==> run a: inputs <==
==> flow/design.v <==
`timescale 1ns / 1ps
module clk_div(
   input wire sys_clk,
   input wire sys_clk_rst,
   output wire gen_clk, 
   output wire ps_clk, 
   output wire fsk_clk, 
   output wire gen_en,
   output wire ps_en,
   output wire fsk_en
);
   parameter fsk_div=5;
   parameter ps_div=fsk_div*16;
   parameter gen_div=ps_div*16;
   reg [$clog2(fsk_div)-1:0] fsk_cnt;
   reg [$clog2(ps_div)-1:0] ps_cnt;
   reg [$clog2(gen_div)-1:0] gen_cnt;
   reg gen_clk_reg;
   reg ps_clk_reg;
   reg fsk_clk_reg;
   assign gen_clk=gen_clk_reg;
   assign ps_clk=ps_clk_reg;
   assign fsk_clk=fsk_clk_reg;
   assign gen_en=~(gen_cnt<gen_div-1) & ~gen_clk_reg;
   assign ps_en=~(ps_cnt<ps_div-1) & ~ps_clk_reg;
   assign fsk_en=~(fsk_cnt<fsk_div-1) & ~fsk_clk_reg;
   always@(posedge sys_clk or posedge sys_clk_rst) begin
     if(sys_clk_rst) begin
       gen_cnt<=32'd0;
       ps_cnt<=32'd0;
       fsk_cnt<=32'd0;
       gen_clk_reg<=1'b0;
       ps_clk_reg<=1'b0;
       fsk_clk_reg<=1'b0;
     end
     else begin
       if(gen_cnt<gen_div-1) begin
         gen_cnt<=gen_cnt+32'd1;
         gen_clk_reg<=gen_clk_reg;
       end
       else begin
         gen_cnt<=32'd0;
         gen_clk_reg<=~gen_clk_reg;
       end
       if(ps_cnt<ps_div-1) begin
         ps_cnt<=ps_cnt+32'd1;
         ps_clk_reg<=ps_clk_reg;
       end
       else begin
         ps_cnt<=32'd0;
         ps_clk_reg<=~ps_clk_reg;
       end
       if(fsk_cnt<fsk_div-1) begin
         fsk_cnt<=fsk_cnt+32'd1;
         fsk_clk_reg<=fsk_clk_reg;
       end
       else begin
         fsk_cnt<=32'd0;
         fsk_clk_reg<=~fsk_clk_reg;
       end
     end
   end
endmodule
`timescale 1ns / 1ps
module sig_gen(
  input wire clk,
  input wire rst,
  input wire en,
  output wire [7:0] data_out
);
  reg [7:0] data_out_reg;
  assign data_out=data_out_reg;
  always@(posedge clk or posedge rst) begin
   if(rst) begin
    data_out_reg<=8'd0;
   end
   else if(en) begin
    data_out_reg<=data_out_reg+8'd1;
   end
  end
endmodule
`timescale 1ns / 1ps
module hamming_encode(
    input wire [7:0] bitstream,
    input wire clk,
    input wire rst,
    input wire en,
    output wire [15:0] hammingcode
);    
    reg [2:0] check1;
    reg [2:0] check2;
    reg [15:0] hammingcode_reg;
    assign hammingcode=hammingcode_reg;
always @(*) begin
    check1[2] <= bitstream[7] ^ bitstream[6] ^ bitstream[5];
    check1[1] <= bitstream[7] ^ bitstream[6] ^ bitstream[4];
    check1[0] <= bitstream[7] ^ bitstream[5] ^ bitstream[4];
    check2[2] <= bitstream[3] ^ bitstream[2] ^ bitstream[1];
    check2[1] <= bitstream[3] ^ bitstream[2] ^ bitstream[0];
    check2[0] <= bitstream[3] ^ bitstream[1] ^ bitstream[0];
end
always @(posedge clk or posedge rst) begin
    if (rst) begin
        hammingcode_reg <= 16'd0;
    end
    else if (en) hammingcode_reg <= {2'b11,bitstream[7:4], check1[2:0], bitstream[3:0], check2[2:0]};
end
endmodule
`timescale 1ns / 1ps
module P2S(
   input wire clk, 
   input wire rst,
   input wire en,
   input wire [15:0] din,
   output reg dout,
   output reg sig_valid
    );
    reg [3:0] cnt;
    always@(posedge clk or posedge rst) begin
      if(rst) begin
        cnt <= 4'd0;
        dout <= 1'b0;
        sig_valid <= 1'b0;
      end
      else if(en) begin
      if(din[15:14]==2'b11) begin
        dout <= din[15-cnt];
        sig_valid<=1'b1;
        if(cnt<=14) cnt <= cnt + 4'd1;
        else cnt <= 4'd0;
       end 
       else sig_valid<=1'b0;
      end
    end
endmodule
`timescale 1ns / 1ps
module fsk_modulate (
    input wire clk,
    input wire rst,
    input wire en,
    input wire bit_in,
    input wire sig_valid,
    output wire wave_out
);
    reg [3:0] cnt;
    reg wave_h, wave_l;
    always @(posedge clk or posedge rst) begin
		if (rst) begin
			cnt <= 4'b0000;
			wave_h <= 0;
			wave_l <= 0;
		end
		else if (en) begin
		 if(sig_valid) begin
			if(cnt == 4'b0111) begin
				wave_h <= ~wave_h;
				wave_l <= ~wave_l;
				cnt <= 4'b0000;
			end
			else if(~(cnt%4)) begin
				wave_h <= ~wave_h;
			end
			cnt <= cnt + 1;
		 end
		 else cnt<=4'b0;
		end
    end
    assign wave_out = bit_in?wave_h:wave_l;
endmodule
`timescale 1ns / 1ps
module fsk_demodulate(
   input wire clk,
   input wire rst,
   input wire en,
   input wire in,
   output reg out
 );
    reg [4:0] zeronum;
    reg [4:0] clknum;
    reg last,outreg;
    always@(posedge clk or posedge rst)
    begin
		if (rst) begin
			last<=0;
			zeronum<=0;
			clknum<=5'b0;
			outreg<=0;
			out<=0;
		end
		else if (en) begin
			clknum<=clknum+1;
			if(in!=last)
			begin
				zeronum<=zeronum+1;
			end
			if(clknum == 3) 
			begin
				if(zeronum > 1)
				begin
					outreg<=1;
				end
				else
				begin
					outreg<=0;
				end
			end 
			if(clknum == 15)
			begin
				clknum<=0;
				zeronum<=0;
				out<=outreg;
			end
			last<=in;
		end
    end
endmodule
`timescale 1ns / 1ps
module S2P(
  input wire clk, 
  input wire rst,
  input wire en,
  input wire din,
  output reg [13:0] hammingcode
    );
    reg [1:0] current;
    reg [1:0] next;
    parameter IDLE = 2'b00;
    parameter START = 2'b01;
    parameter RECEIVE = 2'b11;
    reg [13:0] temp_reg;
    reg current_bit;
    reg [15:0] cnt;
    reg flag; 
    always@(posedge clk or posedge rst) begin
      if(rst) begin
       current <= IDLE;
      end
      else if(en) begin
       current <= next;
      end
    end
    always@(*) begin
     case(current)
      IDLE:
        if(current_bit) next<=START;
        else next<=IDLE;
      START:
        if(current_bit) next<=RECEIVE;
        else next<=IDLE; 
      RECEIVE:begin
        if(cnt<13) begin
         next <= RECEIVE; 
        end
        else begin
         next <= IDLE;
        end
      end
      default:next <= IDLE;
     endcase
    end
    always@(posedge clk or posedge rst) begin
     if(rst) begin
      current_bit <= 1'b0;
      temp_reg <= 14'b0;
      cnt <= 16'd0;
      flag <= 1'b0;
      hammingcode <= 14'b0;
     end
     else if(en) begin
      current_bit<=din;
      case(current)
        IDLE:begin
         flag<=1'b0;
         temp_reg<=14'b0;
        end
        START:begin
         flag<=1'b0;
         temp_reg<=14'b0;
        end
        RECEIVE:begin
         temp_reg[13-cnt]<=current_bit;
         cnt<=cnt+16'd1;
         flag<=1'b0;
         if(cnt==13) begin
          flag<=1'b1;
          cnt<=16'd0;
         end
        end
        default:begin
         flag<=1'b0;
         temp_reg<=14'b0;
        end
      endcase
      if(flag) begin
       hammingcode <= temp_reg;
      end
     end
    end
endmodule
`timescale 1ns / 1ps
module hamming_decode(
    input [13:0] code,
    input clk,
    input rst,
    input en,
    output reg [7:0] bitstream
    );
    reg [2:0] check1;
    reg [2:0] check2;
always @(*) begin
    check1[2] <= code[13] ^ code[12] ^ code[11] ^ code[9];
    check1[1] <= code[13] ^ code[12] ^ code[10] ^ code[8];
    check1[0] <= code[13] ^ code[11] ^ code[10] ^ code[7];
    check2[2] <= code[6] ^ code[5] ^ code[4] ^ code[2];
    check2[1] <= code[6] ^ code[5] ^ code[3] ^ code[1];
    check2[0] <= code[6] ^ code[4] ^ code[3] ^ code[0];
end
always @(posedge clk or posedge rst) begin
     if (rst) begin
       bitstream <= 4'd0;
     end
     else if (en) begin
        case(check1)
            3'b111: bitstream[7:4] <= {~code[13], code[12:10]};
            3'b110: bitstream[7:4] <= {code[13], ~code[12], code[11:10]};
            3'b101: bitstream[7:4] <= {code[13:12], ~code[11], code[10]};
            3'b011: bitstream[7:4] <= {code[13:11], ~code[10]};
            default: bitstream[7:4] <= code[13:10];
        endcase
        case(check2)
            3'b111: bitstream[3:0] <= {~code[6], code[5:3]};
            3'b110: bitstream[3:0] <= {code[6], ~code[5], code[4:3]};
            3'b101: bitstream[3:0] <= {code[6:5], ~code[4], code[3]};
            3'b011: bitstream[3:0] <= {code[6:4], ~code[3]};
            default: bitstream[3:0] <= code[6:3];
        endcase
     end
end
endmodule
`timescale 1ns / 1ps
module Tx_top(
  input wire sys_clk,
  input wire sys_clk_rst,
  input wire rst,
  output wire [7:0] data_out, 
  output wire [15:0] hammingcode,
  output wire fsk_out 
);
  wire gen_clk;
  wire ps_clk;
  wire fsk_clk;
  wire gen_en;
  wire ps_en;
  wire fsk_en;
  clk_div my_clk_div(
   .sys_clk(sys_clk),
   .sys_clk_rst(sys_clk_rst),
   .gen_clk(gen_clk),
   .ps_clk(ps_clk),
   .fsk_clk(fsk_clk),
   .gen_en(gen_en),
   .ps_en(ps_en),
   .fsk_en(fsk_en)
  );
  sig_gen my_sig_gen(
    .clk(sys_clk),
    .en(gen_en),
    .rst(rst),
    .data_out(data_out)
  );
  hamming_encode my_hamming_encode(
    .bitstream(data_out),
    .clk(sys_clk),
    .en(gen_en),
    .rst(rst),
    .hammingcode(hammingcode)
  );
  wire dout;
  wire sig_valid;
  P2S my_P2S(
    .clk(sys_clk),
    .en(ps_en),
    .rst(rst),
    .din(hammingcode),
    .dout(dout),
    .sig_valid(sig_valid)
  );
  fsk_modulate my_fsk_modulate(
    .clk(sys_clk),
    .en(fsk_en),
    .rst(rst),
    .bit_in(dout),
    .sig_valid(sig_valid),
    .wave_out(fsk_out)
  );
endmodule
`timescale 1ns / 1ps
module Rx_top(
  input wire sys_clk,
  input wire sys_clk_rst,
  input wire rst,
  input wire bit_in, 
  output wire [13:0] hammingcode,
  output wire [7:0] sig_out
);
  wire gen_clk;
  wire ps_clk;
  wire fsk_clk;
  wire gen_en;
  wire ps_en;
  wire fsk_en;
  clk_div my_clk_div(
   .sys_clk(sys_clk),
   .sys_clk_rst(sys_clk_rst),
   .gen_clk(gen_clk),
   .ps_clk(ps_clk),
   .fsk_clk(fsk_clk),
   .gen_en(gen_en),
   .ps_en(ps_en),
   .fsk_en(fsk_en)
  );
  wire de_fsk_out;
  fsk_demodulate my_fsk_demodulate(
    .clk(sys_clk),
    .en(fsk_en),
    .rst(rst),
    .in(bit_in),
    .out(de_fsk_out)
  );
  S2P my_S2P(
    .clk(sys_clk),
    .en(ps_en),
    .rst(rst),
    .din(de_fsk_out),
    .hammingcode(hammingcode)
  );
  hamming_decode my_hamming_decode(
    .code(hammingcode),
    .clk(sys_clk),
    .en(gen_en),
    .rst(rst),
    .bitstream(sig_out)
  );
endmodule
`timescale 1ns / 1ps
module comm_top(
  input wire sys_clk,
  input wire sys_clk_rst,
  input wire rst,
  input wire bit_in, 
  output wire bit_out, 
  output wire [7:0] data_trans, 
  output wire [7:0] data_recev 
);
  wire [15:0] en_hamming_code; 
  wire [13:0] de_hamming_code; 
Tx_top my_Tx_top(
  .sys_clk(sys_clk),
  .sys_clk_rst(sys_clk_rst),
  .rst(rst),
  .data_out(data_trans), 
  .hammingcode(en_hamming_code),
  .fsk_out(bit_out) 
);
Rx_top my_Rx_top(
  .sys_clk(sys_clk),
  .sys_clk_rst(sys_clk_rst),
  .rst(rst),
  .bit_in(bit_in), 
  .hammingcode(de_hamming_code),
  .sig_out(data_recev) 
);
endmodule
==> flow/run.sh <==
#!/bin/bash
# the make line also repeats each setting of config.mk as NAME=value (left out here)
make -C /OpenROAD-flow-scripts/flow DESIGN_CONFIG=/design/flow/config.mk WORK_HOME=/design/flow/orfs CLKGATE_MAP_FILE= finish
==> flow/config.mk <==
export PLATFORM = sky130hd
export DESIGN_NAME = comm_top
export DESIGN_NICKNAME = comm_top
export VERILOG_FILES = /design/flow/design.v
export SDC_FILE = /design/flow/constraint.sdc
export NUM_CORES = 4
export LEC_CHECK = 0
export ABC_AREA = 1
export CAP_MARGIN = 20
export CORE_MARGIN = 2
export CORE_UTILIZATION = 72
export CTS_CLUSTER_DIAMETER = 386
export CTS_CLUSTER_SIZE = 18
export SETUP_SLACK_MARGIN = 0.24
export SLEW_MARGIN = 20
==> flow/constraint.sdc <==
create_clock -name core_clock -period 2.84 [get_ports {sys_clk}]
set_input_delay 0.5680 -clock core_clock [delete_from_list [all_inputs] [get_ports {sys_clk}]]
set_output_delay 0.5680 -clock core_clock [all_outputs]
set_load 0.01 [all_outputs]
==> run b (differences from run a) <==
PLACE_DENSITY = 0.77   (was not set)
SETUP_SLACK_MARGIN = -0.14   (was 0.24)
==> flow/constraint.sdc (replaced) <==
create_clock -name core_clock -period 2.35 [get_ports {sys_clk}]
set_input_delay 0.4700 -clock core_clock [delete_from_list [all_inputs] [get_ports {sys_clk}]]
set_output_delay 0.4700 -clock core_clock [all_outputs]
set_load 0.01 [all_outputs]
==> run c (differences from run a) <==
ABC_AREA = not set   (was 1)
CORE_UTILIZATION = 70   (was 72)
CTS_CLUSTER_DIAMETER = 37   (was 386)
CTS_CLUSTER_SIZE = not set   (was 18)
SETUP_SLACK_MARGIN = not set   (was 0.24)
==> flow/constraint.sdc (replaced) <==
create_clock -name core_clock -period 8.05 [get_ports {sys_clk}]
set_input_delay 1.6100 -clock core_clock [delete_from_list [all_inputs] [get_ports {sys_clk}]]
set_output_delay 1.6100 -clock core_clock [all_outputs]
set_load 0.01 [all_outputs]
==> comparison table <==
                                                                                             run b                       run a                    run c
Number of instances in the synthesized netlist                                               1,026                       1,026                      808
Yosys cell count                                                                             1,026                       1,026                      808
Routed via count divided by cell count                                                       5.830                       5.757                    5.992
Heaviest power group                                                             the clock network           the clock network                registers
Core utilization at floorplan                                                               73.25%                      73.25%                   70.86%
Die outline height                                                                        111.6 um                    111.6 um                 111.0 um
Vias in the first global route                                                               7,686                       7,405                    5,828
Internal power summed over all cells                                                      4.379 mW                    3.727 mW                 1.188 mW
Run status                                                              complete, but fails checks  complete, but fails checks  complete, no violations
Reasons for failing layout checks                                                     setup timing                setup timing                        -
Switching power                                                                           1.168 mW                   0.9896 mW                0.3363 mW
Detailed-routed wire length on met2                                                       10.83 mm                    10.42 mm                 7.584 mm
Leakage power summed over all cells                                                       5.089 nW                    4.966 nW                 3.957 nW
Synthesized netlist net count                                                                1,049                       1,049                      831
Clock network fraction of total power                                                        49.4%                       51.0%                    46.1%
Worst Setup SP                                                             my_Rx_top.my_S2P.cnt[2]     my_Rx_top.my_S2P.cnt[1]  my_Rx_top.my_S2P.cnt[1]
Maximum clock rate                                                                       316.2 MHz                   320.6 MHz                242.1 MHz
1st-pass router iterations                                                                       6                           6                        5
Log Warnings                                                                                    35                          35                       32
Dpl cell area                                                                       0.009532 sq mm              0.009224 sq mm           0.008254 sq mm
GR Util All Layers                                                                          35.50%                      33.67%                   26.67%
Non-clock buffer count in the final layout                                                     139                         107                       25
Final setup skew                                                                       0.006449 ns                 0.006087 ns              0.009586 ns
Count of routing violations after the opening detailed-route iteration                         782                         662                      391
Cell with the largest stage delay on the worst path                                        dfrtp_2                     dfrtp_2                   a32o_1
Combinational Power Share                                                                     2.4%                        2.1%                     2.3%
Fraction of met3 tracks used by global routing                                              6.968%                      7.458%                   6.069%
Most numerous cell on the critical path                                                    nand2_1                     nand2_1                        -
Power is estimated from default activity; no workload was simulated.
